==> design/flow/constraint.sdc <==
create_clock -name core_clock -period 13.0 [get_ports {clk}]
set_input_delay 2.6000 -clock core_clock [delete_from_list [all_inputs] [get_ports {clk}]]
set_output_delay 2.6000 -clock core_clock [all_outputs]
set_load 0.01 [all_outputs]
==> design/flow/config.mk <==
export PLATFORM = sky130hd
export DESIGN_NAME = desiredDrive_reg
export DESIGN_NICKNAME = desiredDrive_reg
export VERILOG_FILES = /design/flow/design.v
export SDC_FILE = /design/flow/constraint.sdc
export NUM_CORES = 4
export LEC_CHECK = 0
export ABC_AREA = 1
export CAP_MARGIN = 10
export CELL_PAD_IN_SITES_GLOBAL_PLACEMENT = 3
export CORE_ASPECT_RATIO = 1.76
export CORE_MARGIN = 2
export CORE_UTILIZATION = 40
export CTS_CLUSTER_DIAMETER = 214
export CTS_CLUSTER_SIZE = 12
export GPL_ROUTABILITY_DRIVEN = 1
export HOLD_SLACK_MARGIN = 0.19
export MIN_ROUTING_LAYER = met2
export PLACE_DENSITY_LB_ADDON = 0.24
export SETUP_SLACK_MARGIN = -1.13
export SLEW_MARGIN = 20
export TNS_END_PERCENT = 35
==> design/flow/run.sh <==
#!/bin/bash
# the make line also repeats each setting of config.mk as NAME=value (left out here)
make -C /OpenROAD-flow-scripts/flow DESIGN_CONFIG=/design/flow/config.mk WORK_HOME=/design/flow/orfs CLKGATE_MAP_FILE= finish
==> design/flow/design.v <==
module incline_sat(
    input [12:0] incline,
    output [9:0] incline_sat
);
assign incline_sat = (~incline[12] && |incline[12:9]) ? 10'h1FF : 
                    (incline[12] && ~(&incline[12:9])) ? 10'h200 : incline[9:0];
endmodule
module desiredDrive(
    input [11:0] avg_torque,
    input [4:0] cadence,
    input not_pedaling,
    input [12:0] incline,
    input [2:0] scale,
    output [11:0] target_curr
);
localparam TORQUE_MIN = 12'h380;
localparam TOO_SMALL = 5'h05;
logic [9:0] inc_sat;
incline_sat i1( .incline(incline), .incline_sat(inc_sat));
logic [10:0] incline_factor;
assign incline_factor = {inc_sat[9], inc_sat[9:0]} + 11'd256;
logic [8:0] incline_factor_limit;
assign incline_factor_limit = (incline_factor[10] == 1'b1) ? 9'h000 : (incline_factor[9]) ? 9'h1FF : incline_factor[8:0];
logic [5:0] cadence_factor;
assign cadence_factor = (|cadence[4:1]) ? ({1'b0, cadence} + 6'd32) : 6'h00;
logic [12:0]torque_off;
assign torque_off = {1'b0, avg_torque} - {1'b0, TORQUE_MIN};
logic [12:0] torque_pos;
assign torque_pos = (torque_off[12] == 1'b1) ? 12'h000 : torque_off[11:0];
logic [30:0]assist_prod;
assign assist_prod = not_pedaling ? 30'h00000000 : (torque_pos * incline_factor_limit * cadence_factor * scale);
assign target_curr = (|assist_prod[29:27]) ? 12'hFFF : assist_prod[26:15];
endmodule
module desiredDrive_reg(
    input clk, rst_n,
    input [11:0] avg_torque,
    input [4:0] cadence,
    input not_pedaling,
    input [12:0] incline,
    input [2:0] scale,
    output logic [11:0] target_curr
);
logic [11:0] avg_torque_r;
logic [4:0] cadence_r;
logic not_pedaling_r;
logic [12:0] incline_r;
logic [2:0] scale_r;
logic [11:0] target_curr_nxt;
always_ff @(posedge clk, negedge rst_n) begin
    if (!rst_n) begin
        avg_torque_r <= 12'h000;
        cadence_r <= 5'h00;
        not_pedaling_r <= 1'b0;
        incline_r <= 13'h0000;
        scale_r <= 3'h0;
    end
    else begin
        avg_torque_r <= avg_torque;
        cadence_r <= cadence;
        not_pedaling_r <= not_pedaling;
        incline_r <= incline;
        scale_r <= scale;
    end
end
desiredDrive iDD(.avg_torque(avg_torque_r), .cadence(cadence_r), .not_pedaling(not_pedaling_r),
                 .incline(incline_r), .scale(scale_r), .target_curr(target_curr_nxt));
always_ff @(posedge clk, negedge rst_n) begin
    if (!rst_n)
        target_curr <= 12'h000;
    else
        target_curr <= target_curr_nxt;
end
endmodule
==> run notes, run 1 <==
fresh numbers from the pnr run: outcome complete, but fails checks, SO Faults negative setup slack, mux frac, synth 0%, Synth Instances 1,514, Final ANT Viol Nets 0, Unique cell types 42, main flop type dfrtp_1, skew final 18.3 ps, initial DRC count 2,226, largest net degree at the start of global routing 47, Core Footprint 0.0277 mm², top-count cell post-synth nand2_1, Chip Height 226 µm, Util after Layout 44.8%, FF+latch count, synth 46, worst setup path start incline_r[9]$_DFF_PN0_, final hold violation count 0, number of gates resized after CTS 0, CTS tree built, Hold Path Depth 3, Layout area overhead 10.4%, slowest stage delay, CP 650 ps, n_diodes 0, RePlAce Congestion 0.957, Latency at later pin 330 ps, Chip Area, Yosys 0.0112 mm², reg2reg setup slack -70 ps, wire length per cell 18.4 µm, CP required 13,190 ps, routed vias/inst 6.99, delay-heaviest family, CP adder cells, main logic family after synthesis adder cells, crit path capture type flip-flop, Post-Syn Nets 1,833, CP Data Arrival Time 13,260 ps, row count 81, Pre-Repair DR Iteration Count 11, CTS Buffer Depth 2, worst slew pin tran 857 ps, Max FO, Critical Path 12, CP startpoint kind flip-flop, number of enable flip-flop cells 0, fin worst setup slack -73.1 ps, largest area contributor in the netlist fa_1, Hold WC Path Type reg -> reg, grt total ovfl 0, Synth warnings 1, RR Endpoint target_curr[0]$_DFF_PN0_, synth top area cells fa_1, ha_1, nand2_1, Critical-path top delay cell a21oi_1, worst r2r src incline_r[9]$_DFF_PN0_, Initial Utilization 40.6%, Reg2Reg Depth 57, xor/xnor share 2.57%, Setup CP Type reg -> reg, chip area 0.0295 mm², setup TNS -512 ps, Syn Std Cell Area 0.0112 mm², Synth top cells by count nand2_1, inv_1, nor2_1, initial antenna violation count 0, vias in the first global route 15,300, top-level I/O count 48, Crit path buffers/inverters 11, period utilization 101%, clock transition at the registers of the reported paths 100 ps, Slew HR 42.2%, pre-CTS WS 8.86 ps, Tool Warnings 29, final setup fails 12, Root Driver clkbuf_16, post-synthesis sequential area ratio 10.3%, Final Max Slew Viols 0, FFs w/ async S/R, synth 100%, minimum clock period 13,070 ps, Compound Share, Synth 7.79%, Die W 130 µm, Hold Startpoint not_pedaling_r$_DFF_PN0_, max cap viols 0, CTS buffer count 5, CP endpoint target_curr[0]$_DFF_PN0_, wire length reported by the detailed router 35,700 µm, first-pass GRT wire length 55,800 µm, hpwl dp 30,200 µm, WP depth 57, htree depth 2, sink of the worst hold path target_curr[5]$_DFF_PN0_, Port Buf Inserts 47, Nets 1,885, Max-area cell share 31.0%, clock sinks 46, achievable frequency 76.5 MHz, Yosys Instances 1,514, adder share 43.2%, simple share 24.4%, vias after detailed routing 13,600, CTS hold repair buffers 0, Total GRT Usage 37.7%, Syn Area/Cell 7.42 µm², Post-CTS Repair Setup Buffers 0, # DRC 0
-- metal layers --
metal  routed length (µm)  track usage [%]
met5                    0                0
met4                 3860             8.64
met3                 9750             37.2
met2                22100             55.8
met1                    0                -
-- area by class of cell --
cell class / count / area, µm²
timing repair buffer: 67 / 628
tap: 373 / 467
inverter: 326 / 1230
sequential: 46 / 1150
clock buffer: 5 / 125
clock inverter: 3 / 48.8
multi-input combinational: 1120 / 8750
fill: 2963 / 15300
-- stage by stage --
stage	hold WS, ps	instance area, µm²	instances
final	729	12400	1940
after global routing	754	12400	1940
after CTS	716	12400	1940
after detailed placement	691	12200	1932
after global placement	705	12200	1932
after floorplan	551	11200	1514
==> run 2: changes to the inputs <==
Settings changed: CAP_MARGIN 10 to 40, CELL_PAD_IN_SITES_GLOBAL_PLACEMENT 3 to default, CORE_ASPECT_RATIO 1.76 to default, CORE_UTILIZATION 40 to 72, CTS_CLUSTER_DIAMETER 214 to 203, CTS_CLUSTER_SIZE 12 to 86, GPL_TIMING_DRIVEN from default to 1, HOLD_SLACK_MARGIN 0.19 to default, MAX_ROUTING_LAYER from default to met4, MIN_ROUTING_LAYER met2 to default, PLACE_DENSITY from default to 0.38, PLACE_DENSITY_LB_ADDON 0.24 to default, SETUP_SLACK_MARGIN -1.13 to default, SLEW_MARGIN 20 to 35, TNS_END_PERCENT 35 to 90.
Clock period 13.0 ns to 9.6 ns, I/O delays scaled along.
==> run 2 against run 1 <==
Net effect: area after synthesis stayed put; the flow now stops in 4_1_cts; die size is 44% lower; synthesized cell count stayed put.
==> run notes, run 2 <==
run metrics: Port Buf Inserts 47, Compound Share, Synth 7.79%, Synth top cells by count nand2_1, inv_1, nor2_1, simple share 24.4%, Stopped at 4_1_cts, main flop type dfrtp_1, Syn Std Cell Area 0.0112 mm², mux frac, synth 0%, largest area contributor in the netlist fa_1, xor/xnor share 2.57%, Yosys Instances 1,514, hpwl dp 32,300 µm, Synth warnings 1, Core Footprint 0.0152 mm², Chip Area, Yosys 0.0112 mm², adder share 43.2%, Initial Utilization 73.9%, main logic family after synthesis adder cells, Max-area cell share 31.0%, chip area 0.0166 mm², Unique cell types 42, post-synthesis sequential area ratio 10.3%, FFs w/ async S/R, synth 100%, Synth Instances 1,514, Die W 129 µm, Post-Syn Nets 1,833, synth top area cells fa_1, ha_1, nand2_1, top-level I/O count 48, number of enable flip-flop cells 0, RePlAce Congestion 1.01, row count 45, Cell Area, Placed 0.0142 mm², Syn Area/Cell 7.42 µm², FF+latch count, synth 46, First Err [ERROR DPL-0038] Utilization greater than 100%, impossible to legalize, top-count cell post-synth nand2_1, outcome did not finish, pre-CTS WS -1660 ps, Chip Height 129 µm
==> run 2: metrics by stage <==
stage                     hold slack [ps]  instances
after floorplan                       551       1514
after detailed placement              632       1980
after global placement                630       1980
==> run 3: changes to the inputs <==
Settings changed: ABC_AREA 1 to 0, CAP_MARGIN 40 to 15, CTS_CLUSTER_DIAMETER 203 to 59, CTS_CLUSTER_SIZE 86 to 17, GPL_ROUTABILITY_DRIVEN 1 to 0, PLACE_DENSITY 0.38 to default, PLACE_DENSITY_LB_ADDON from default to 0.24, SETUP_SLACK_MARGIN from default to -0.49.
Clock period 9.6 ns to 6.67 ns, I/O delays scaled along.
==> run 3 against run 2 <==
Net effect: synthesized cell count is 13% lower; area after synthesis is 1.2% lower; die size is 1.2% lower; the run again fails in 4_1_cts.
==> run notes, run 3 <==
run metrics: Synth warnings 1, Max-area cell share 31.4%, top-count cell post-synth inv_1, Die W 128 µm, main flop type dfrtp_1, Compound Share, Synth 11.5%, pre-CTS WS -5340 ps, Yosys Instances 1,324, post-synthesis sequential area ratio 10.4%, Chip Height 128 µm, main logic family after synthesis adder cells, synth top area cells fa_1, ha_1, dfrtp_1, Syn Std Cell Area 0.0111 mm², Post-Syn Nets 1,643, hpwl dp 30,000 µm, row count 45, largest area contributor in the netlist fa_1, FFs w/ async S/R, synth 100%, Initial Utilization 73.3%, Chip Area, Yosys 0.0111 mm², Synth top cells by count inv_1, nand2_1, fa_1, outcome did not finish, xor/xnor share 3.55%, Inst Count DP 1,782, adder share 43.7%, Synth Instances 1,324, FF+latch count, synth 46, First Err [ERROR DPL-0033] detailed placement checks failed during check placement., number of enable flip-flop cells 0, simple share 20.5%, top-level I/O count 48, chip area 0.0164 mm², Syn Area/Cell 8.38 µm², Core Footprint 0.0151 mm², Unique cell types 65, mux frac, synth 0.553%, Stopped at 4_1_cts, Port Buf Inserts 47
run 3: stage by stage:
stage / hold WS [ps] / instance area (µm²) / TNS (ps)
3_5_place_dp: 769 / 13800 / -63820
3_3_place_gp: 767 / 13800 / -54550
2_1_floorplan: 501 / 11400 / -47010
==> run 4: changes to the inputs <==
Settings changed: ABC_AREA 0 to default, CAP_MARGIN 15 to 0, CORE_UTILIZATION 72 to 68, CTS_CLUSTER_DIAMETER 59 to default, CTS_CLUSTER_SIZE 17 to 97, GPL_ROUTABILITY_DRIVEN 0 to default, GPL_TIMING_DRIVEN 1 to default, MAX_ROUTING_LAYER met4 to default, PLACE_DENSITY from default to 0.39, PLACE_DENSITY_LB_ADDON 0.24 to default, SETUP_SLACK_MARGIN -0.49 to default, SLEW_MARGIN 35 to 20, TNS_END_PERCENT 90 to 10.
Clock period 6.67 ns to 6.5 ns, I/O delays scaled along.
==> run 4 against run 3 <==
Net effect: now fails the layout checks on negative setup slack; area after synthesis unchanged; die size increased by 5.7%; synthesized cell count unchanged.
==> run notes, run 4 <==
fresh numbers from the pnr run: Tool Warnings 34, CTS Buffer Depth 2, final instance area 0.0149 mm², grt total ovfl 0, CTS tree built, vias in the first global route 11,800, Latency at later pin 310 ps, register area 0.00115 mm², Synth warnings 1, main flop type dfrtp_1, Syn Area/Cell 8.38 µm², Nets 1,945, CP required 6680 ps, post-synthesis sequential area ratio 10.4%, wire length reported by the detailed router 42,600 µm, Unique cell types 65, fin worst setup slack -5570 ps, sink of the worst hold path target_curr[4]$_DFF_PN0_, Synth Instances 1,324, slowest stage delay, CP 600 ps, CP endpoint target_curr[1]$_DFF_PN0_, Crit path buffers/inverters 13, final setup fails 12, Core Footprint 0.0159 mm², Post-Syn Nets 1,643, RR Endpoint target_curr[1]$_DFF_PN0_, delay-heaviest family, CP adder cells, chip area 0.0174 mm², CP Data Arrival Time 12,250 ps, Fillers 561, Final Max Slew Viols 0, crit path capture type flip-flop, hpwl dp 24,600 µm, top-count cell post-synth inv_1, Hold Startpoint not_pedaling_r$_DFF_PN0_, reg2reg setup slack -5570 ps, CTS buffer count 5, largest net degree at the start of global routing 47, top-level I/O count 48, clock transition at the registers of the reported paths 80 ps, skew final 10.4 ps, Setup CP Type reg -> reg, Hold Path Depth 1, worst r2r src incline_r[10]$_DFF_PN0_, max cap viols 0, CP startpoint kind flip-flop, Yosys Instances 1,324, Total GRT Usage 41.5%, vias after detailed routing 12,100, main logic family after synthesis adder cells, Compound Share, Synth 11.5%, Critical-path top delay cell fa_1, htree depth 2, Max-area cell share 31.4%, Synth top cells by count inv_1, nand2_1, fa_1, Slew HR 26.7%, mux frac, synth 0.553%, pre-CTS WS -5040 ps, CTS hold repair buffers 0, Pre-Repair DR Iteration Count 9, simple share 20.5%, largest area contributor in the netlist fa_1, first-pass GRT wire length 57,600 µm, FF+latch count, synth 46, Max FO, Critical Path 7, number of enable flip-flop cells 0, Chip Area, Yosys 0.0111 mm², Final ANT Viol Nets 0, achievable frequency 82.8 MHz, comb. cell area 0.00969 mm², Chip Height 132 µm, minimum clock period 12,070 ps, period utilization 186%, SO Faults negative setup slack, Cell Area, Placed 0.0138 mm², RePlAce Congestion 1.03, Layout area overhead 34.2%, wire length per cell 23.1 µm, Die W 132 µm, Hold WC Path Type reg -> reg, final hold violation count 0, Syn Std Cell Area 0.0111 mm², clock sinks 46, FFs w/ async S/R, synth 100%, Port Buf Inserts 47, Reg2Reg Depth 51, Initial Utilization 69.6%, xor/xnor share 3.55%, worst slew pin tran 1100 ps, initial DRC count 1,683, outcome complete, but fails checks, adder share 43.7%, synth top area cells fa_1, ha_1, dfrtp_1, initial antenna violation count 1, Root Driver clkbuf_16, RSZ-0062 raised after global routing yes, worst setup path start incline_r[10]$_DFF_PN0_, routed vias/inst 6.56, row count 46, # DRC 0, WP depth 51
## run 4: final cells by class
| class | instances | share of cell area, % |
|---|---|---|
| Timing Repair Buffer | 333 | 18.1 |
| Multi-Input combinational cell | 991 | 65.1 |
| Clock buffer | 5 | 0.840 |
| Antenna cell | 1 | 0.0168 |
| Clock inverter | 3 | 0.185 |
| Sequential cell | 46 | 7.73 |
| Tap cell | 216 | 1.82 |
| Inverter | 249 | 6.28 |
## run 4: repair_timing
item,in CTS,in global routing
buffers inserted,22,13
cloned,1,0
endpoints found under the setup margin,12,12
resized,84,57
pin swaps,74,69
## run 4: metal layers
layer | wire length, µm | global-route usage (%) | vias up | part of all wire, %
met3 | 5110 | 6.92 | 432 | 12
li1 | - | - | 4815 | -
met1 | 13800 | 50.2 | 5663 | 32
met2 | 19700 | 71.0 | 1195 | 46
met5 | 0 | 0 | - | 0
met4 | 4030 | 23.5 | 0 | 9.5
## run 4: per-stage QoR
stage	util (%)	std cells	hold slack, ps	TNS, ps
6_report	93.4	1844	886	-66640
5_1_grt	93.4	1843	935	-70100
4_1_cts	90.9	1831	867	-57580
3_5_place_dp	86.6	1802	787	-59810
3_3_place_gp	86.6	1802	771	-56510
2_1_floorplan	-	1324	501	-49050
==> run 5: changes to the inputs <==
Settings changed: ABC_AREA from default to 1, CAP_MARGIN 0 to 20, CORE_ASPECT_RATIO from default to 0.71, CTS_CLUSTER_DIAMETER from default to 309, CTS_CLUSTER_SIZE 97 to 99, PLACE_DENSITY 0.39 to 0.36, SETUP_SLACK_MARGIN from default to 2.4.
Clock period 6.5 ns to 8.22 ns, I/O delays scaled along.
==> run 5 against run 4 <==
Net effect: the run now fails in 5_1_grt; die size grew 1.3%; area after synthesis up 1.2%; synthesized cell count up 14%.
==> run notes, run 5 <==
run metrics: outcome did not finish, Stopped at 5_1_grt, First Err [ERROR GRT-0232] Routing congestion too high. Check the congestion heatmap in the GUI., RePlAce Congestion 1.05, Core Footprint 0.0161 mm², Chip Area, Yosys 0.0112 mm², number of enable flip-flop cells 0, Port Buf Inserts 47, Compound Share, Synth 7.79%, FFs w/ async S/R, synth 100%, grt total ovfl 154, Inst Count DP 2,021, CTS buffer count 5, Synth warnings 1, htree depth 2, simple share 24.4%, Post-Syn Nets 1,833, top-count cell post-synth nand2_1, Max-area cell share 31.0%, Synth Instances 1,514, Yosys Instances 1,514, Syn Std Cell Area 0.0112 mm², Root Driver clkbuf_16, FF+latch count, synth 46, top-level I/O count 48, Total GRT Usage 82.5%, Die W 157 µm, Synth top cells by count nand2_1, inv_1, nor2_1, chip area 0.0176 mm², Unique cell types 42, synth top area cells fa_1, ha_1, nand2_1, main flop type dfrtp_1, largest area contributor in the netlist fa_1, post-synthesis sequential area ratio 10.3%, clock sinks 46, row count 39, main logic family after synthesis adder cells, Chip Height 112 µm, adder share 43.2%, mux frac, synth 0%, Syn Area/Cell 7.42 µm², xor/xnor share 2.57%, Initial Utilization 69.7%, hpwl dp 30,900 µm, CTS Buffer Depth 2
[run 5: stage by stage]
| step | util (%) | setup slack (ps) | cell area [µm²] | hold slack, ps |
|---|---|---|---|---|
| 4_1_cts | 91.5 | -3330 | 14700 | 610 |
| 2_1_floorplan | - | -1960 | 11600 | 551 |
| 3_5_place_dp | 88.9 | -3520 | 14300 | 600 |
| 3_3_place_gp | 88.9 | -2940 | 14300 | 590 |
[run 5: layer usage]
layer	global-route usage, %	GRT overflow
met5	44.0	0
met4	82.8	60
met3	70.0	5
met2	96.4	87
met1	82.0	2
[run 5: what timing repair did]
item / in CTS
gates cloned: 1
setup buffers: 6
pin swaps: 17
resized: 47
hold buffers: 0
setup endpoints to repair: 12
==> run 6: changes to the inputs <==
Settings changed: CAP_MARGIN 20 to 15, CORE_ASPECT_RATIO 0.71 to default, CORE_UTILIZATION 68 to 72, CTS_CLUSTER_DIAMETER 309 to 300, PLACE_DENSITY 0.36 to 0.41, SETUP_SLACK_MARGIN 2.4 to 1.04.
Clock period 8.22 ns to 11.5 ns, I/O delays scaled along.
==> run 6 against run 5 <==
Net effect: the run again fails in 5_1_grt; die size fell by 5.5%; area after synthesis did not move; synthesized cell count did not move.
==> run notes, run 6 <==
run metrics: row count 45, FFs w/ async S/R, synth 100%, Die W 129 µm, CTS buffer count 5, Yosys Instances 1,514, top-level I/O count 48, chip area 0.0166 mm², adder share 43.2%, Syn Area/Cell 7.42 µm², simple share 24.4%, Synth Instances 1,514, largest area contributor in the netlist fa_1, hpwl dp 24,900 µm, main logic family after synthesis adder cells, Post-Syn Nets 1,833, Port Buf Inserts 47, mux frac, synth 0%, Syn Std Cell Area 0.0112 mm², First Err [ERROR GRT-0232] Routing congestion too high. Check the congestion heatmap in the GUI., FF+latch count, synth 46, number of enable flip-flop cells 0, CTS hold repair buffers 0, main flop type dfrtp_1, Root Driver clkbuf_16, CTS Buffer Depth 2, Synth warnings 1, Chip Height 129 µm, Synth top cells by count nand2_1, inv_1, nor2_1, clock sinks 46, Max-area cell share 31.0%, top-count cell post-synth nand2_1, Total GRT Usage 71.3%, xor/xnor share 2.57%, Unique cell types 42, Initial Utilization 73.9%, post-synthesis sequential area ratio 10.3%, Chip Area, Yosys 0.0112 mm², Stopped at 5_1_grt, synth top area cells fa_1, ha_1, nand2_1, grt total ovfl 1, Compound Share, Synth 7.79%, Core Footprint 0.0152 mm², htree depth 2, outcome did not finish, RePlAce Congestion 0.994
-- run 6: repair_timing --
| action | in CTS |
|---|---|
| hold endpoints to repair | 0 |
| gates resized | 124 |
| pin swaps | 78 |
| buffers inserted | 38 |
| cloned | 2 |
| setup endpoints to repair | 12 |
-- run 6: layer usage --
layer	GRT overflow	track usage, %
met1	0	71.5
met2	0	86.7
met3	0	59.5
met4	1	63.5
met5	0	42.4
-- run 6: stage by stage --
| step | utilization [%] | instance area, µm² | setup slack (ps) | hold WS (ps) | instances |
|---|---|---|---|---|---|
| 3_3_place_gp | 79.7 | 12100 | -24.3 | 667 | 1748 |
| 3_5_place_dp | 79.7 | 12100 | -223 | 662 | 1748 |
| 4_1_cts | 86.5 | 13100 | 617 | 673 | 1796 |
| 2_1_floorplan | - | 11400 | 1080 | 551 | 1514 |
==> run 7: changes to the inputs <==
Settings changed: ABC_AREA 1 to default, CAP_MARGIN 15 to 20, CORE_ASPECT_RATIO from default to 1.09, CORE_MARGIN 2 to 10, CORE_UTILIZATION 72 to 39, CTS_CLUSTER_DIAMETER 300 to 381, CTS_CLUSTER_SIZE 99 to 65, HOLD_SLACK_MARGIN from default to 0.15, MAX_ROUTING_LAYER from default to met4, PLACE_DENSITY 0.41 to default, SETUP_SLACK_MARGIN 1.04 to 0.85, SLEW_MARGIN 20 to 40, TNS_END_PERCENT 10 to 25.
Clock period 11.5 ns to 13.0 ns, I/O delays scaled along.
==> run 7 against run 6 <==
Net effect: now clean on timing, DRC and antenna; synthesized cell count down 13%; die size grew 110%; area after synthesis is 1.2% lower.
==> run notes, run 7 <==
fresh numbers from the pnr run: worst r2r src incline_r[11]$_DFF_PN0_, Synth Instances 1,324, Max-area cell share 31.4%, FFs w/ async S/R, synth 100%, post-synthesis sequential area ratio 10.4%, n_diodes 0, # DRC 0, RePlAce Congestion 0.892, vias in the first global route 9,089, largest area contributor in the netlist fa_1, Unique cell types 65, Reg2Reg Depth 48, Final ANT Viol Nets 0, Total GRT Usage 14.8%, reg2reg setup slack 1420 ps, Final Max Slew Viols 0, clock transition at the registers of the reported paths 80 ps, RR Endpoint target_curr[5]$_DFF_PN0_, Port Buf Inserts 47, Die W 182 µm, CTS hold repair buffers 0, final hold violation count 0, Core Footprint 0.0280 mm², Hold WC Path Type reg -> reg, simple share 20.5%, Nets 1,688, max cap viols 0, Latency at later pin 300 ps, comb. cell area 0.00914 mm², Max FO, Critical Path 8, initial antenna violation count 0, CTS Buffer Depth 2, top-count cell post-synth inv_1, first-pass GRT wire length 44,000 µm, CP required 13,170 ps, CTS tree built, crit path capture type flip-flop, Post-Syn Nets 1,643, wire length per cell 14.6 µm, Syn Area/Cell 8.38 µm², Hold Path Depth 1, skew final 10.1 ps, Crit path buffers/inverters 10, hpwl dp 20,400 µm, Hold Startpoint not_pedaling_r$_DFF_PN0_, CP endpoint target_curr[5]$_DFF_PN0_, top-level I/O count 48, Tool Warnings 29, row count 64, xor/xnor share 3.55%, Layout area overhead 13.0%, initial DRC count 551, Chip Height 196 µm, number of enable flip-flop cells 0, clock sinks 46, CP Data Arrival Time 11,750 ps, worst setup path start incline_r[11]$_DFF_PN0_, Chip Area, Yosys 0.0111 mm², CP startpoint kind flip-flop, Critical-path top delay cell fa_1, sink of the worst hold path target_curr[3]$_DFF_PN0_, grt total ovfl 0, Synth top cells by count inv_1, nand2_1, fa_1, Compound Share, Synth 11.5%, minimum clock period 11,580 ps, synth top area cells fa_1, ha_1, dfrtp_1, mux frac, synth 0.553%, Initial Utilization 39.6%, worst slew pin tran 800 ps, delay-heaviest family, CP adder cells, Syn Std Cell Area 0.0111 mm², FF+latch count, synth 46, Synth warnings 1, chip area 0.0356 mm², vias after detailed routing 8,781, Root Driver clkbuf_16, final setup fails 0, achievable frequency 86.4 MHz, period utilization 89.1%, CTS buffer count 5, adder share 43.7%, WP depth 48, wire length reported by the detailed router 25,300 µm, main flop type dfrtp_1, RSZ-0062 raised after global routing no, cell repeated most along the worst path fa_1, slowest stage delay, CP 570 ps, htree depth 2, Setup CP Type reg -> reg, Slew HR 46.5%, outcome no timing/DRC/antenna violations, register area 0.00115 mm², setup TNS 0 ps, Yosys Instances 1,324, Pre-Repair DR Iteration Count 8, largest net degree at the start of global routing 47, routed vias/inst 5.07, main logic family after synthesis adder cells, Fillers 2,792
-- run 7: area by class of cell --
type                            count  share of cell area, %
Multi-Input combinational cell    991                   72.9
Sequential cell                    46                   9.21
Inverter                          249                   7.45
Timing Repair Buffer               76                   5.45
Tap cell                          363                   3.62
Clock buffer                        5                  0.998
Clock inverter                      3                  0.389
-- run 7: what timing repair did --
| action | in CTS | in global routing |
|---|---|---|
| gates resized | 10 | 61 |
| cloned | 0 | 1 |
| setup buffers | 1 | 10 |
| pin swaps | 1 | 24 |
| setup endpoints to repair | 12 | 12 |
-- run 7: stage by stage --
stage                     area [µm²]  util (%)  worst slack [ps]  hold slack [ps]  cells
after floorplan                11100         -              1580              501   1324
after global placement         12000      42.8               766              740   1713
after global routing           12500      44.8               802              806   1733
final                          12500      44.8              1420              752   1733
after CTS                      12200      43.5               860              784   1722
after detailed placement       12000      42.8               547              755   1713
-- run 7: layer usage --
layer / up-vias / share of wire, % / GRT usage [%]
met5: - / 0 / -
met4: 0 / 1.9 / 3.44
met3: 26 / 2.9 / 1.93
met2: 137 / 47 / 23.6
met1: 4312 / 48 / 19.8
li1: 4306 / - / -
==> run 8: changes to the inputs <==
Settings changed: CORE_ASPECT_RATIO 1.09 to 1.87, CORE_MARGIN 10 to 2, CORE_UTILIZATION 39 to 19, CTS_CLUSTER_DIAMETER 381 to default, CTS_CLUSTER_SIZE 65 to default, HOLD_SLACK_MARGIN 0.15 to default, MAX_ROUTING_LAYER met4 to default, SETUP_SLACK_MARGIN 0.85 to default, SLEW_MARGIN 40 to 5, TNS_END_PERCENT 25 to default.
==> run 8 against run 7 <==
Net effect: register-to-register slack worse by 690 ps; area after synthesis stayed put; via count is 4.2% higher; setup slack worse by 690 ps; design area is 1.2% higher; largest cell class unchanged; highest routed layer unchanged; non-clock buffer count is 8 lower; die size is 70% higher; maximum frequency is 5.6% lower; core utilization is 23 points lower.
==> run notes, run 8 <==
fresh numbers from the pnr run: final setup fails 0, largest area contributor in the netlist fa_1, Chip Height 334 µm, Hold Startpoint not_pedaling_r$_DFF_PN0_, Util after Layout 21.9%, RSZ-0062 raised after global routing no, top-level I/O count 48, main logic family after synthesis adder cells, grt total ovfl 0, CTS tree built, Max-area cell share 31.4%, delay-heaviest family, CP adder cells, hpwl dp 24,800 µm, worst r2r src incline_r[11]$_DFF_PN0_, wire length per cell 13.9 µm, RR Endpoint target_curr[1]$_DFF_PN0_, FF+latch count, synth 46, CP startpoint kind flip-flop, number of enable flip-flop cells 0, minimum clock period 12,260 ps, GR met1 Demand/Resource 10.2%, Layout area overhead 14.4%, sink of the worst hold path target_curr[2]$_DFF_PN0_, Root Driver clkbuf_16, CP required 13,180 ps, worst setup path start incline_r[11]$_DFF_PN0_, outcome no timing/DRC/antenna violations, Syn Std Cell Area 0.0111 mm², n_diodes 0, register area 0.00115 mm², reg2reg setup slack 740 ps, initial antenna violation count 0, Max FO, Critical Path 12, CTS buffer count 5, largest net degree at the start of global routing 47, final hold violation count 0, clock transition at the registers of the reported paths 80 ps, post-synthesis sequential area ratio 10.4%, Hold Path Depth 1, top-count cell post-synth inv_1, cell repeated most along the worst path inv_1, Hold WC Path Type reg -> reg, Pre-Repair DR Iteration Count 5, mux frac, synth 0.553%, final instance area 0.0127 mm², CP Data Arrival Time 12,440 ps, CP endpoint target_curr[1]$_DFF_PN0_, Synth warnings 1, Fillers 6,315, crit path capture type flip-flop, Synth top cells by count inv_1, nand2_1, fa_1, Total GRT Usage 9.88%, first-pass GRT wire length 48,900 µm, Compound Share, Synth 11.5%, vias in the first global route 9,999, skew final 8.86 ps, Yosys Instances 1,324, Synth Instances 1,324, Unique cell types 65, Syn Area/Cell 8.38 µm², main flop type dfrtp_1, Initial Utilization 19.1%, Cell Area, Placed 0.0124 mm², clock sinks 46, xor/xnor share 3.55%, row count 121, WP depth 52, FFs w/ async S/R, synth 100%, achievable frequency 81.5 MHz, Core Footprint 0.0580 mm², setup TNS 0 ps, Tool Warnings 29, routed vias/inst 4.36, Chip Area, Yosys 0.0111 mm², GR Util met2 19.5%, wire length reported by the detailed router 29,200 µm, Setup CP Type reg -> reg, Critical-path top delay cell fa_1, Post-Syn Nets 1,643, met3 GRT Util 0.858%, initial DRC count 326, Slew HR 35.1%, simple share 20.5%, worst slew pin tran 973 ps, Crit path buffers/inverters 11, comb. cell area 0.00890 mm², Latency at later pin 320 ps, max cap viols 0, htree depth 2, Port Buf Inserts 47, Nets 1,680, synth top area cells fa_1, ha_1, dfrtp_1, most used routing layer met2, Die W 181 µm, RePlAce Congestion 0.909, adder share 43.7%, slowest stage delay, CP 590 ps, Final ANT Viol Nets 0, # DRC 0, period utilization 94.3%, vias after detailed routing 9,146, chip area 0.0604 mm², Final Max Slew Viols 0, Reg2Reg Depth 52, CTS Buffer Depth 2
-- run 8: timing repair --
action / in CTS / in global routing
endpoints found under the setup margin: 0 / 12
resized: 0 / 14
setup buffers: 0 / 7
hold buffers: 0 / 0
-- run 8: layer usage --
metal,share of wire (%),wire (µm)
met4,5.5,1610
met3,2.1,602
met5,0,0
met1,37,10800
met2,55,16200
-- run 8: layout make-up --
class | instances | share of cell area [%]
clock buffers | 5 | 0.986
clock inverters | 3 | 0.227
inverters | 249 | 7.36
multi-input cells | 991 | 70.2
flip-flops and latches | 46 | 9.07
well taps | 738 | 7.28
repair buffers | 68 | 4.91
-- run 8: through the flow --
| stage | hold slack, ps | setup WS [ps] | std cells |
|---|---|---|---|
| floorplan | 501 | 1580 | 1324 |
| global placement | 749 | 638 | 2085 |
| detailed placement | 782 | 431 | 2085 |
| CTS | 815 | 346 | 2093 |
| global route | 895 | 8.23 | 2100 |
| finish | 823 | 737 | 2100 |
==> run 9: changes to the inputs <==
Settings changed: ABC_AREA from default to 1, CAP_MARGIN 20 to 0, CORE_ASPECT_RATIO 1.87 to default, CORE_MARGIN 2 to 8, CORE_UTILIZATION 19 to 39, CTS_CLUSTER_DIAMETER from default to 198, CTS_CLUSTER_SIZE from default to 43, GPL_ROUTABILITY_DRIVEN from default to 0, GPL_TIMING_DRIVEN from default to 1, HOLD_SLACK_MARGIN from default to -0.04, MAX_ROUTING_LAYER from default to met5, PLACE_DENSITY_LB_ADDON from default to 0.21, SETUP_SLACK_MARGIN from default to 2.67, SLEW_MARGIN 5 to 35, TNS_END_PERCENT from default to 90.
Clock period 13.0 ns to 14.5 ns, I/O delays scaled along.
==> run 9 against run 8 <==
Net effect: sequential cell count is the same; register-to-register slack gained 2500 ps.
==> run notes, run 9 <==
fresh numbers from the pnr run: largest area contributor in the netlist fa_1, reg2reg setup slack 3200 ps, number of enable flip-flop cells 0, Non-Filler Instances 1,951, n_diodes 0, simple share 24.4%, htree depth 2, vias in the first global route 10,300, Setup CP Type reg -> reg, Hold Path Depth 3, Final ANT Viol Nets 0, worst hold slack 651 ps, initial DRC count 591, Latency at later pin 300 ps, worst setup path start incline_r[9]$_DFF_PN0_, FFs w/ async S/R, synth 100%, Root Driver clkbuf_16, Yosys Instances 1,514, clock transition at the registers of the reported paths 70 ps, post-synthesis sequential area ratio 10.3%, Port Buf Inserts 47, Unique cell types 42, Nets 1,885, Syn Area/Cell 7.42 µm², # DRC 0, hpwl dp 25,300 µm, delay-heaviest family, CP adder cells, CTS buffer count 5, Max FO, Critical Path 9, Reg2Reg Depth 59, routed vias/inst 4.97, Compound Share, Synth 7.79%, Initial Utilization 39.3%, final hold violation count 0, main logic family after synthesis adder cells, top-level I/O count 48, max cap viols 0, Core Footprint 0.0285 mm², cell repeated most along the worst path nand2_1, sink of the worst hold path target_curr[0]$_DFF_PN0_, largest net degree at the start of global routing 47, Pre-Repair DR Iteration Count 5, Hold WC Path Type reg -> reg, Layout area overhead 16.3%, Final Max Slew Viols 0, Chip Height 186 µm, FF+latch count, synth 46, CTS tree built, grt total ovfl 0, period utilization 77.9%, achievable frequency 88.5 MHz, Max-area cell share 31.0%, Chip Area, Yosys 0.0112 mm², final setup fails 0, CP required 14,690 ps, synth top area cells fa_1, ha_1, nand2_1, top-count cell post-synth nand2_1, skew final 3.78 ps, RR Endpoint target_curr[6]$_DFF_PN0_, RSZ-0062 raised after global routing no, Total GRT Usage 18.0%, Post-Syn Nets 1,833, vias after detailed routing 9,690, wire length reported by the detailed router 30,000 µm, wire length per cell 15.4 µm, initial antenna violation count 0, adder share 43.2%, CP startpoint kind flip-flop, slowest stage delay, CP 520 ps, Util after Layout 45.8%, first-pass GRT wire length 50,300 µm, Slew HR 42.7%, row count 62, setup TNS 0 ps, chip area 0.0345 mm², Synth warnings 1, mux frac, synth 0%, WP depth 59, clock sinks 46, Die W 186 µm, worst slew pin tran 860 ps, CP Data Arrival Time 11,490 ps, crit path capture type flip-flop, worst r2r src incline_r[9]$_DFF_PN0_, xor/xnor share 2.57%, CTS hold repair buffers 0, Crit path buffers/inverters 11, minimum clock period 11,300 ps, Tool Warnings 29, Hold Startpoint not_pedaling_r$_DFF_PN0_, CP endpoint target_curr[6]$_DFF_PN0_, Critical-path top delay cell fa_1, main flop type dfrtp_1, Synth top cells by count nand2_1, inv_1, nor2_1, Inst Count DP 1,923, Synth Instances 1,514, CTS Buffer Depth 2, outcome no timing/DRC/antenna violations, Syn Std Cell Area 0.0112 mm²
-- run 9: final cells by class --
| class | count | area [µm²] |
|---|---|---|
| fill | 2957 | 15500 |
| multi-input combinational | 1122 | 9420 |
| clock inverter | 3 | 18.8 |
| inverter | 326 | 1240 |
| timing repair buffer | 65 | 623 |
| tap | 384 | 480 |
| sequential | 46 | 1150 |
| clock buffer | 5 | 125 |
-- run 9: per-stage QoR --
stage          setup slack (ps)  instance area (µm²)
2_1_floorplan              3630                11200
3_3_place_gp               2190                12100
3_5_place_dp               2030                12100
4_1_cts                    2680                12400
5_1_grt                    2560                13100
6_report                   3200                13100
-- run 9: what timing repair did --
item	CTS	global route
pin swaps	4	27
endpoints found under the setup margin	12	12
resized	29	115
buffers inserted	5	13
gates cloned	0	2
-- run 9: layer usage --
layer	part of all wire, %	up-vias	track usage (%)
met5	0	-	0
met4	3.3	0	5.46
met1	44	4729	23.1
li1	-	4695	-
met3	3.6	49	2.19
met2	49	217	31.2
==> run 10: changes to the inputs <==
Settings changed: ABC_AREA 1 to default, CAP_MARGIN 0 to 20, CORE_MARGIN 8 to 2, CORE_UTILIZATION 39 to 25, CTS_CLUSTER_DIAMETER 198 to default, CTS_CLUSTER_SIZE 43 to default, GPL_ROUTABILITY_DRIVEN 0 to default, GPL_TIMING_DRIVEN 1 to default, HOLD_SLACK_MARGIN -0.04 to default, MAX_ROUTING_LAYER met5 to default, PLACE_DENSITY_LB_ADDON 0.21 to default, SETUP_SLACK_MARGIN 2.67 to default, SLEW_MARGIN 35 to 20, TNS_END_PERCENT 90 to default.
Clock period 14.5 ns to 15.5 ns, I/O delays scaled along.
==> run 10 against run 9 <==
Net effect: largest cell class unchanged; core utilization decreased by 18 points; sequential share of layout area increased by 0.46 points; non-clock buffer count decreased by 10; cell count decreased by 0.51%; critical endpoint is now target_curr[7]$_DFF_PN0_; clock skew increased by 16 ps; sequential cell count unchanged; via count decreased by 10%.
==> run notes, run 10 <==
fresh numbers from the pnr run: outcome no timing/DRC/antenna violations, Initial Utilization 25.2%, Hold Startpoint not_pedaling_r$_DFF_PN0_, RSZ-0062 raised after global routing no, WP depth 47, Reg2Reg Depth 47, CTS Buffer Depth 2, delay-heaviest family, CP adder cells, sink of the worst hold path target_curr[8]$_DFF_PN0_, Yosys Instances 1,324, wire length per cell 13.1 µm, Syn Area/Cell 8.38 µm², slowest stage delay, CP 590 ps, Final ANT Viol Nets 0, main logic family after synthesis adder cells, main flop type dfrtp_1, largest net degree at the start of global routing 47, first-pass GRT wire length 44,700 µm, number of enable flip-flop cells 0, Max FO, Critical Path 12, Post-Syn Nets 1,643, mux frac, synth 0.553%, htree depth 2, GR met1 Demand/Resource 16.9%, Synth top cells by count inv_1, nand2_1, fa_1, reg2reg setup slack 2450 ps, Pre-Repair DR Iteration Count 4, Fillers 4,727, worst setup path start incline_r[11]$_DFF_PN0_, grt total ovfl 0, FF+latch count, synth 46, CP startpoint kind flip-flop, initial antenna violation count 0, Root Driver clkbuf_16, clock sinks 46, comb. cell area 0.00885 mm², clock transition at the registers of the reported paths 90 ps, Compound Share, Synth 11.5%, Slew HR 38.4%, adder share 43.7%, RR Endpoint target_curr[7]$_DFF_PN0_, skew final 20.0 ps, Synth warnings 1, CTS hold repair buffers 0, hpwl dp 20,800 µm, RePlAce Congestion 0.862, GR Util met2 18.0%, most used routing layer met2, final setup fails 0, Core Footprint 0.0440 mm², Chip Height 215 µm, CTS buffer count 5, Hold Path Depth 1, largest area contributor in the netlist fa_1, vias in the first global route 9,037, CTS tree built, synth top area cells fa_1, ha_1, dfrtp_1, setup TNS 0 ps, Unique cell types 65, vias after detailed routing 8,692, wire length reported by the detailed router 25,400 µm, Tool Warnings 29, Post-CTS Repair Setup Buffers 0, FFs w/ async S/R, synth 100%, Total GRT Usage 11.6%, number of gates resized after CTS 0, CP required 15,650 ps, # DRC 0, initial DRC count 395, Port Buf Inserts 47, top-count cell post-synth inv_1, achievable frequency 76.6 MHz, CP endpoint target_curr[7]$_DFF_PN0_, Synth Instances 1,324, worst slew pin tran 924 ps, Layout area overhead 11.6%, met3 GRT Util 1.72%, period utilization 84.2%, xor/xnor share 3.55%, Chip Area, Yosys 0.0111 mm², routed vias/inst 4.48, CP Data Arrival Time 13,210 ps, crit path capture type flip-flop, Final Max Slew Viols 0, max cap viols 0, Nets 1,667, Hold WC Path Type reg -> reg, top-level I/O count 48, Die W 215 µm, cell repeated most along the worst path fa_1, Latency at later pin 320 ps, Crit path buffers/inverters 6, row count 77, n_diodes 0, final hold violation count 0, simple share 20.5%, worst r2r src incline_r[11]$_DFF_PN0_, post-synthesis sequential area ratio 10.4%, register area 0.00115 mm², minimum clock period 13,050 ps, Critical-path top delay cell a211oi_2, Syn Std Cell Area 0.0111 mm², chip area 0.0461 mm², Util after Layout 28.1%, Setup CP Type reg -> reg, Max-area cell share 31.4%
## run 10: area by class of cell
| cell class | instances | share of cell area (%) |
|---|---|---|
| timing repair buffer | 55 | 4.30 |
| tap | 592 | 5.98 |
| sequential | 46 | 9.29 |
| clock inverter | 3 | 0.394 |
| clock buffer | 5 | 1.01 |
| multi-input combinational | 991 | 71.5 |
| inverter | 249 | 7.55 |
## run 10: metrics by stage
| stage | cell area [µm²] | worst slack [ps] | hold WS [ps] | cells |
|---|---|---|---|---|
| floorplan | 11100 | 4080 | 501 | 1324 |
| global placement | 12200 | 2870 | 743 | 1932 |
| detailed placement | 12200 | 2450 | 788 | 1932 |
| CTS | 12400 | 2360 | 808 | 1940 |
| global route | 12400 | 1340 | 873 | 1941 |
| finish | 12400 | 2450 | 796 | 1941 |
## run 10: per-layer routing
layer / routed length [µm] / vias to the layer above
met5: 0 / -
met4: 432 / 0
met3: 900 / 34
met2: 11300 / 179
met1: 12800 / 4228
li1: - / 4251
==> run 11: changes to the inputs <==
Settings changed: ABC_AREA from default to 1, CORE_UTILIZATION 25 to 72, CTS_CLUSTER_DIAMETER from default to 201, CTS_CLUSTER_SIZE from default to 89, HOLD_SLACK_MARGIN from default to 0.29, PLACE_DENSITY from default to 0.36.
Clock period 15.5 ns to 9.93 ns, I/O delays scaled along.
==> run 11 against run 10 <==
Net effect: the flow now stops in 4_1_cts; die size down 64%; area after synthesis up 1.2%; synthesized cell count up 14%.
==> run notes, run 11 <==
run metrics: FF+latch count, synth 46, Initial Utilization 73.9%, Synth warnings 1, Die W 129 µm, Post-Syn Nets 1,833, number of enable flip-flop cells 0, First Err [ERROR DPL-0033] detailed placement checks failed during check placement., Inst Count DP 1,969, post-synthesis sequential area ratio 10.3%, main logic family after synthesis adder cells, Stopped at 4_1_cts, simple share 24.4%, row count 45, chip area 0.0166 mm², RePlAce Congestion 0.974, Unique cell types 42, mux frac, synth 0%, Cell Area, Placed 0.0141 mm², Port Buf Inserts 47, Chip Area, Yosys 0.0112 mm², Synth Instances 1,514, FFs w/ async S/R, synth 100%, outcome did not finish, Synth top cells by count nand2_1, inv_1, nor2_1, adder share 43.2%, Syn Std Cell Area 0.0112 mm², top-count cell post-synth nand2_1, Yosys Instances 1,514, Chip Height 129 µm, Core Footprint 0.0152 mm², top-level I/O count 48, synth top area cells fa_1, ha_1, nand2_1, Syn Area/Cell 7.42 µm², pre-CTS WS -1480 ps, Compound Share, Synth 7.79%, Max-area cell share 31.0%, main flop type dfrtp_1, largest area contributor in the netlist fa_1, hpwl dp 31,700 µm, xor/xnor share 2.57%
[run 11: stage by stage]
stage	utilization, %	setup TNS [ps]
3_5_place_dp	92.9	-17520
3_3_place_gp	92.9	-9810
2_1_floorplan	-	-1470
==> run 12: changes to the inputs <==
Settings changed: CTS_CLUSTER_DIAMETER 201 to default, CTS_CLUSTER_SIZE 89 to 72, HOLD_SLACK_MARGIN 0.29 to default, PLACE_DENSITY 0.36 to default, PLACE_DENSITY_LB_ADDON from default to 0.2.
Clock period 9.93 ns to 10.8 ns, I/O delays scaled along.
==> run 12 against run 11 <==
Net effect: the run fails in 5_1_grt; die size did not move; synthesized cell count did not move; area after synthesis did not move.
==> run notes, run 12 <==
run metrics: CTS Buffer Depth 2, Synth Instances 1,514, Yosys Instances 1,514, Syn Std Cell Area 0.0112 mm², Synth top cells by count nand2_1, inv_1, nor2_1, Inst Count DP 1,912, CTS hold repair buffers 0, Core Footprint 0.0152 mm², Chip Height 129 µm, Syn Area/Cell 7.42 µm², FF+latch count, synth 46, Cell Area, Placed 0.0132 mm², simple share 24.4%, Max-area cell share 31.0%, largest area contributor in the netlist fa_1, Unique cell types 42, Total GRT Usage 77.5%, Root Driver clkbuf_16, Post-Syn Nets 1,833, synth top area cells fa_1, ha_1, nand2_1, outcome did not finish, FFs w/ async S/R, synth 100%, Synth warnings 1, Chip Area, Yosys 0.0112 mm², adder share 43.2%, chip area 0.0166 mm², post-synthesis sequential area ratio 10.3%, hpwl dp 27,200 µm, top-count cell post-synth nand2_1, htree depth 2, grt total ovfl 30, Port Buf Inserts 47, top-level I/O count 48, RePlAce Congestion 0.999, xor/xnor share 2.57%, main logic family after synthesis adder cells, First Err [ERROR GRT-0116] Global routing finished with congestion. Check the congestion regions in the DRC Viewer., row count 45, main flop type dfrtp_1, Initial Utilization 73.9%, Stopped at 5_1_grt, Compound Share, Synth 7.79%, Die W 129 µm, CTS buffer count 5, mux frac, synth 0%, clock sinks 46, number of enable flip-flop cells 0
## run 12: repair_timing
action,in CTS
endpoints found under the setup margin,12
pin swaps,121
setup buffers,32
endpoints found under the hold margin,0
gates resized,204
cloned,1
## run 12: routing by layer
layer  global-route usage (%)  overflow
met5                     36.5         0
met1                     73.9         0
met3                     68.0         0
met4                     76.7        17
met2                     93.3        13
## run 12: metrics by stage
step	TNS (ps)	setup WS (ps)
CTS	-1080	-114
floorplan	0	38.6
global placement	-5060	-443
detailed placement	-10320	-898
==> run 13: changes to the inputs <==
Settings changed: ABC_AREA 1 to default, CORE_UTILIZATION 72 to 65, CTS_CLUSTER_SIZE 72 to default, PLACE_DENSITY_LB_ADDON 0.2 to default.
Clock period 10.8 ns to 10.2 ns, I/O delays scaled along.
==> run 13 against run 12 <==
Net effect: now fails the layout checks on negative setup slack; area after synthesis fell by 1.2%; die size rose by 9.1%; synthesized cell count fell by 13%.
==> run notes, run 13 <==
fresh numbers from the pnr run: Hold Startpoint not_pedaling_r$_DFF_PN0_, initial antenna violation count 0, Reg2Reg Depth 51, hpwl dp 23,400 µm, vias after detailed routing 10,400, Compound Share, Synth 11.5%, minimum clock period 11,390 ps, GR Util met2 59.2%, FFs w/ async S/R, synth 100%, top-level I/O count 48, max cap viols 0, delay-heaviest family, CP adder cells, CP startpoint kind flip-flop, clock sinks 46, sink of the worst hold path target_curr[8]$_DFF_PN0_, Nets 1,909, CTS Buffer Depth 2, Chip Area, Yosys 0.0111 mm², CP Data Arrival Time 11,560 ps, synth top area cells fa_1, ha_1, dfrtp_1, Syn Std Cell Area 0.0111 mm², crit path capture type flip-flop, Crit path buffers/inverters 13, number of enable flip-flop cells 0, CTS tree built, Max FO, Critical Path 6, Setup CP Type reg -> reg, RR Endpoint target_curr[9]$_DFF_PN0_, worst hold slack 844 ps, main flop type dfrtp_1, cell repeated most along the worst path fa_1, Hold WC Path Type reg -> reg, CTS buffer count 5, period utilization 112%, Post-Syn Nets 1,643, Layout area overhead 31.5%, n_diodes 0, Yosys Instances 1,324, worst r2r src incline_r[10]$_DFF_PN0_, Syn Area/Cell 8.38 µm², Slew HR 39.1%, row count 47, Critical-path top delay cell fa_1, Total GRT Usage 35.1%, mux frac, synth 0.553%, largest net degree at the start of global routing 47, Latency at later pin 320 ps, worst setup path start incline_r[10]$_DFF_PN0_, htree depth 2, Initial Utilization 66.7%, Final ANT Viol Nets 0, Hold Path Depth 1, comb. cell area 0.00964 mm², simple share 20.5%, Port Buf Inserts 47, adder share 43.7%, grt total ovfl 0, vias in the first global route 10,800, worst slew pin tran 913 ps, Synth Instances 1,324, wire length per cell 17.1 µm, Fillers 882, Synth warnings 1, Unique cell types 65, clock transition at the registers of the reported paths 90 ps, GR met1 Demand/Resource 45.5%, Pre-Repair DR Iteration Count 5, Core Footprint 0.0166 mm², reg2reg setup slack -1190 ps, final hold violation count 0, Chip Height 135 µm, Util after Layout 87.7%, RePlAce Congestion 0.936, CTS hold repair buffers 0, post-synthesis sequential area ratio 10.4%, skew final 18.9 ps, Max-area cell share 31.4%, final setup fails 12, Tool Warnings 34, wire length reported by the detailed router 31,000 µm, initial DRC count 904, CP endpoint target_curr[9]$_DFF_PN0_, FF+latch count, synth 46, routed vias/inst 5.72, chip area 0.0181 mm², Final Max Slew Viols 0, Non-Filler Instances 1,811, register area 0.00115 mm², RSZ-0062 raised after global routing yes, met3 GRT Util 6.72%, SO Faults negative setup slack, # DRC 0, Root Driver clkbuf_16, outcome complete, but fails checks, CP required 10,370 ps, slowest stage delay, CP 580 ps, Die W 135 µm, first-pass GRT wire length 50,900 µm, Synth top cells by count inv_1, nand2_1, fa_1, main logic family after synthesis adder cells, WP depth 51, fin worst setup slack -1190 ps, top-count cell post-synth inv_1, xor/xnor share 3.55%, achievable frequency 87.8 MHz, Inst Count DP 1,775, largest area contributor in the netlist fa_1, most used routing layer met2
## run 13: repair_timing
action | CTS | global route
gates cloned | 2 | 0
endpoints found under the setup margin | 12 | 12
setup buffers | 19 | 8
pin swaps | 75 | 47
resized | 80 | 57
## run 13: routing by layer
metal  routed length [µm]  vias to the layer above
li1                     -                     4746
met1                12400                     5126
met2                15200                      407
met3                 2350                       88
met4                 1050                        0
met5                    0                        -
## run 13: cell type report
class / count / share of cell area [%]
clock buffer: 5 / 0.858
clock inverter: 3 / 0.189
inverter: 249 / 6.41
multi-input combinational: 991 / 66.1
sequential: 46 / 7.89
tap: 220 / 1.89
timing repair buffer: 297 / 16.7
## run 13: metrics by stage
| step | TNS (ps) | instance area (µm²) | worst slack, ps |
|---|---|---|---|
| CTS | -11920 | 14300 | -1000 |
| floorplan | -4650 | 11400 | -403 |
| global placement | -11620 | 13600 | -984 |
| finish | -14010 | 14600 | -1190 |
| global route | -19730 | 14600 | -1670 |
| detailed placement | -13950 | 13600 | -1190 |
==> run 14: changes to the inputs <==
Settings changed: CORE_ASPECT_RATIO from default to 0.53, CORE_UTILIZATION 65 to 72, CTS_CLUSTER_SIZE from default to 63, PLACE_DENSITY_LB_ADDON from default to 0.0, SETUP_SLACK_MARGIN from default to 3.37.
Clock period 10.2 ns to 11.7 ns, I/O delays scaled along.
==> run 14 against run 13 <==
Net effect: still fails the layout checks on negative setup slack; core utilization is 5.0 points higher; sequential cell count is the same; via count is 10% higher; clock-buffer cell count unchanged; setup slack improved by 580 ps; synthesized cell count unchanged; highest routed layer is now met5; critical endpoint is now target_curr[3]$_DFF_PN0_.
==> run notes, run 14 <==
fresh numbers from the pnr run: Chip Area, Yosys 0.0111 mm², slowest stage delay, CP 610 ps, main flop type dfrtp_1, worst hold slack 970 ps, Layout area overhead 23.8%, Slew HR 18.1%, Hold Startpoint not_pedaling_r$_DFF_PN0_, Fillers 527, clock transition at the registers of the reported paths 90 ps, Reg2Reg Depth 50, # DRC 0, hpwl dp 22,700 µm, CTS buffer count 5, Core Footprint 0.0148 mm², CP Data Arrival Time 12,480 ps, GR met1 Demand/Resource 57.9%, Max-area cell share 31.4%, top-level I/O count 48, outcome complete, but fails checks, chip area 0.0165 mm², CP endpoint target_curr[3]$_DFF_PN0_, worst r2r src incline_r[10]$_DFF_PN0_, vias after detailed routing 11,500, Unique cell types 65, adder share 43.7%, main logic family after synthesis adder cells, simple share 20.5%, Tool Warnings 32, Pre-Repair DR Iteration Count 17, Yosys Instances 1,324, Latency at later pin 330 ps, row count 32, Nets 1,759, post-synthesis sequential area ratio 10.4%, minimum clock period 12,310 ps, largest area contributor in the netlist fa_1, vias in the first global route 10,900, delay-heaviest family, CP adder cells, GR Util met2 67.2%, CTS tree built, RR Endpoint target_curr[3]$_DFF_PN0_, n_diodes 0, fin worst setup slack -609 ps, Die W 175 µm, Inst Count DP 1,566, skew final 11.4 ps, Final Max Slew Viols 0, Root Driver clkbuf_16, Syn Area/Cell 8.38 µm², achievable frequency 81.2 MHz, reg2reg setup slack -610 ps, synth top area cells fa_1, ha_1, dfrtp_1, Syn Std Cell Area 0.0111 mm², RSZ-0062 raised after global routing yes, Post-Syn Nets 1,643, final hold violation count 0, routed vias/inst 6.96, met3 GRT Util 15.3%, CP startpoint kind flip-flop, FF+latch count, synth 46, sink of the worst hold path target_curr[9]$_DFF_PN0_, largest net degree at the start of global routing 47, final setup fails 12, Final ANT Viol Nets 0, CTS Buffer Depth 2, Initial Utilization 74.9%, wire length reported by the detailed router 41,600 µm, Synth Instances 1,324, clock sinks 46, number of enable flip-flop cells 0, crit path capture type flip-flop, top-count cell post-synth inv_1, CTS hold repair buffers 0, Max FO, Critical Path 6, Compound Share, Synth 11.5%, worst slew pin tran 1220 ps, max cap viols 0, SO Faults negative setup slack, first-pass GRT wire length 55,300 µm, Total GRT Usage 43.5%, CP required 11,870 ps, most used routing layer met2, Crit path buffers/inverters 12, WP depth 50, Synth warnings 1, grt total ovfl 0, Non-Filler Instances 1,645, Chip Height 94.4 µm, Port Buf Inserts 47, Hold WC Path Type reg -> reg, initial antenna violation count 1, wire length per cell 25.3 µm, Synth top cells by count inv_1, nand2_1, fa_1, xor/xnor share 3.55%, period utilization 105%, htree depth 2, FFs w/ async S/R, synth 100%, RePlAce Congestion 1.06, mux frac, synth 0.553%, worst setup path start incline_r[10]$_DFF_PN0_, Critical-path top delay cell fa_1, Hold Path Depth 1, Setup CP Type reg -> reg, initial DRC count 2,000
[run 14: repair_timing]
action | 4_1_cts | 5_1_grt
resized | 100 | 83
setup endpoints to repair | 12 | 12
gates cloned | 4 | 0
pin swaps | 72 | 40
hold endpoints to repair | 0 | 0
setup buffers | 44 | 23
[run 14: layout make-up]
type / count / area (µm²) / area share (%)
multi-input cells: 992 / 9950 / 72.4
clock buffers: 5 / 125 / 0.911
inverters: 249 / 935 / 6.81
repair buffers: 146 / 1270 / 9.28
well taps: 204 / 255 / 1.86
clock inverters: 3 / 43.8 / 0.319
flip-flops and latches: 46 / 1150 / 8.39
[run 14: through the flow]
step | utilization (%) | cell area, µm² | setup slack (ps) | TNS (ps)
floorplan | - | 11400 | 1100 | 0
global placement | 81.7 | 12100 | 176 | 0
detailed placement | 81.7 | 12100 | -193 | -1870
CTS | 88.9 | 13200 | 465 | 0
global route | 92.7 | 13700 | -936 | -10920
finish | 92.7 | 13700 | -609 | -6900
[run 14: layer usage]
layer | vias up | routed length (µm)
met2 | 1243 | 17500
met5 | - | 79
li1 | 4451 | -
met4 | 4 | 3450
met3 | 441 | 6630
met1 | 5316 | 14000
==> run 15: changes to the inputs <==
Settings changed: CORE_ASPECT_RATIO 0.53 to 1.09, CORE_MARGIN 2 to 10, CORE_UTILIZATION 72 to 39, CTS_CLUSTER_DIAMETER from default to 381, CTS_CLUSTER_SIZE 63 to 65, HOLD_SLACK_MARGIN from default to 0.15, MAX_ROUTING_LAYER from default to met4, PLACE_DENSITY_LB_ADDON 0.0 to default, SETUP_SLACK_MARGIN 3.37 to 0.85, SLEW_MARGIN 20 to 40, TNS_END_PERCENT from default to 25.
Clock period 11.7 ns to 9.18 ns, I/O delays scaled along.
==> run 15 against run 14 <==
Net effect: still fails the layout checks on negative setup slack; via count shrank 15%; first-iteration DRC count decreased by 76%; area after synthesis unchanged; global-route usage shrank 27 points; register-to-register slack lost 1500 ps; worst hold slack worse by 180 ps; critical path type unchanged; critical endpoint is now target_curr[11]$_DFF_PN0_.
==> run notes, run 15 <==
fresh numbers from the pnr run: Yosys Instances 1,324, worst setup path start incline_r[11]$_DFF_PN0_, Initial Utilization 39.6%, clock transition at the registers of the reported paths 90 ps, CP startpoint kind flip-flop, RR Endpoint target_curr[11]$_DFF_PN0_, skew final 12.4 ps, Hold Startpoint not_pedaling_r$_DFF_PN0_, first-pass GRT wire length 49,400 µm, Tool Warnings 32, simple share 20.5%, Post-Syn Nets 1,643, top-count cell post-synth inv_1, vias after detailed routing 9,696, SO Faults negative setup slack, chip area 0.0356 mm², Max FO, Critical Path 7, Fillers 2,667, Final Max Slew Viols 0, RePlAce Congestion 0.896, top-level I/O count 48, achievable frequency 88.2 MHz, delay-heaviest family, CP adder cells, vias in the first global route 10,500, Syn Area/Cell 8.38 µm², GR Util met2 28.9%, WP depth 50, Reg2Reg Depth 50, Hold WC Path Type reg -> reg, xor/xnor share 3.55%, Critical-path top delay cell fa_1, Crit path buffers/inverters 11, main logic family after synthesis adder cells, row count 64, Layout area overhead 32.1%, Hold Path Depth 1, Latency at later pin 310 ps, Synth warnings 1, sink of the worst hold path target_curr[10]$_DFF_PN0_, FF+latch count, synth 46, Nets 1,935, initial DRC count 473, Max-area cell share 31.4%, initial antenna violation count 0, Pre-Repair DR Iteration Count 5, wire length reported by the detailed router 28,200 µm, worst r2r src incline_r[11]$_DFF_PN0_, htree depth 2, Util after Layout 52.3%, CP Data Arrival Time 11,520 ps, CTS tree built, Root Driver clkbuf_16, wire length per cell 14.2 µm, most used routing layer met2, CTS Buffer Depth 2, final hold violation count 0, GR met1 Demand/Resource 20.6%, max cap viols 0, # DRC 0, CTS hold repair buffers 0, Unique cell types 65, Setup CP Type reg -> reg, fin worst setup slack -2160 ps, met3 GRT Util 1.93%, Chip Area, Yosys 0.0111 mm², main flop type dfrtp_1, minimum clock period 11,340 ps, largest area contributor in the netlist fa_1, CP required 9360 ps, synth top area cells fa_1, ha_1, dfrtp_1, post-synthesis sequential area ratio 10.4%, grt total ovfl 0, mux frac, synth 0.553%, hpwl dp 23,200 µm, CTS buffer count 5, final setup fails 12, Compound Share, Synth 11.5%, reg2reg setup slack -2160 ps, period utilization 124%, number of enable flip-flop cells 0, clock sinks 46, Syn Std Cell Area 0.0111 mm², worst slew pin tran 662 ps, largest net degree at the start of global routing 47, Final ANT Viol Nets 0, Synth Instances 1,324, Die W 182 µm, Chip Height 196 µm, setup TNS -25,660 ps, CP endpoint target_curr[11]$_DFF_PN0_, Total GRT Usage 16.7%, routed vias/inst 4.90, crit path capture type flip-flop, adder share 43.7%, FFs w/ async S/R, synth 100%, Synth top cells by count inv_1, nand2_1, fa_1, Core Footprint 0.0280 mm², RSZ-0062 raised after global routing yes, outcome complete, but fails checks, n_diodes 0, cell repeated most along the worst path fa_1, Port Buf Inserts 47, slowest stage delay, CP 570 ps, Slew HR 55.8%
## run 15: area by class of cell
class	count	area, µm²	share of cell area [%]
inverter	249	935	6.38
timing repair buffer	323	2580	17.6
sequential	46	1150	7.88
tap	363	454	3.10
clock buffer	5	125	0.853
clock inverter	3	28.8	0.196
multi-input combinational	991	9380	64.0
## run 15: timing repair
item                       CTS  global route
gates cloned                 1             1
pin swaps                   30            25
buffers inserted            13             2
setup endpoints to repair   12            12
resized                     50            32
## run 15: routing by layer
metal	vias up	wire, µm
met1	4706	12500
met2	163	14200
met5	-	0
met3	41	794
li1	4786	-
met4	0	637
## run 15: metrics by stage
step	cell area, µm²	std cells	hold slack [ps]	setup slack, ps
5_1_grt	14700	1980	859	-2660
4_1_cts	14500	1977	796	-2040
2_1_floorplan	11400	1324	501	-1420
3_5_place_dp	14000	1955	755	-2170
3_3_place_gp	14000	1955	748	-2150
6_report	14700	1980	794	-2160
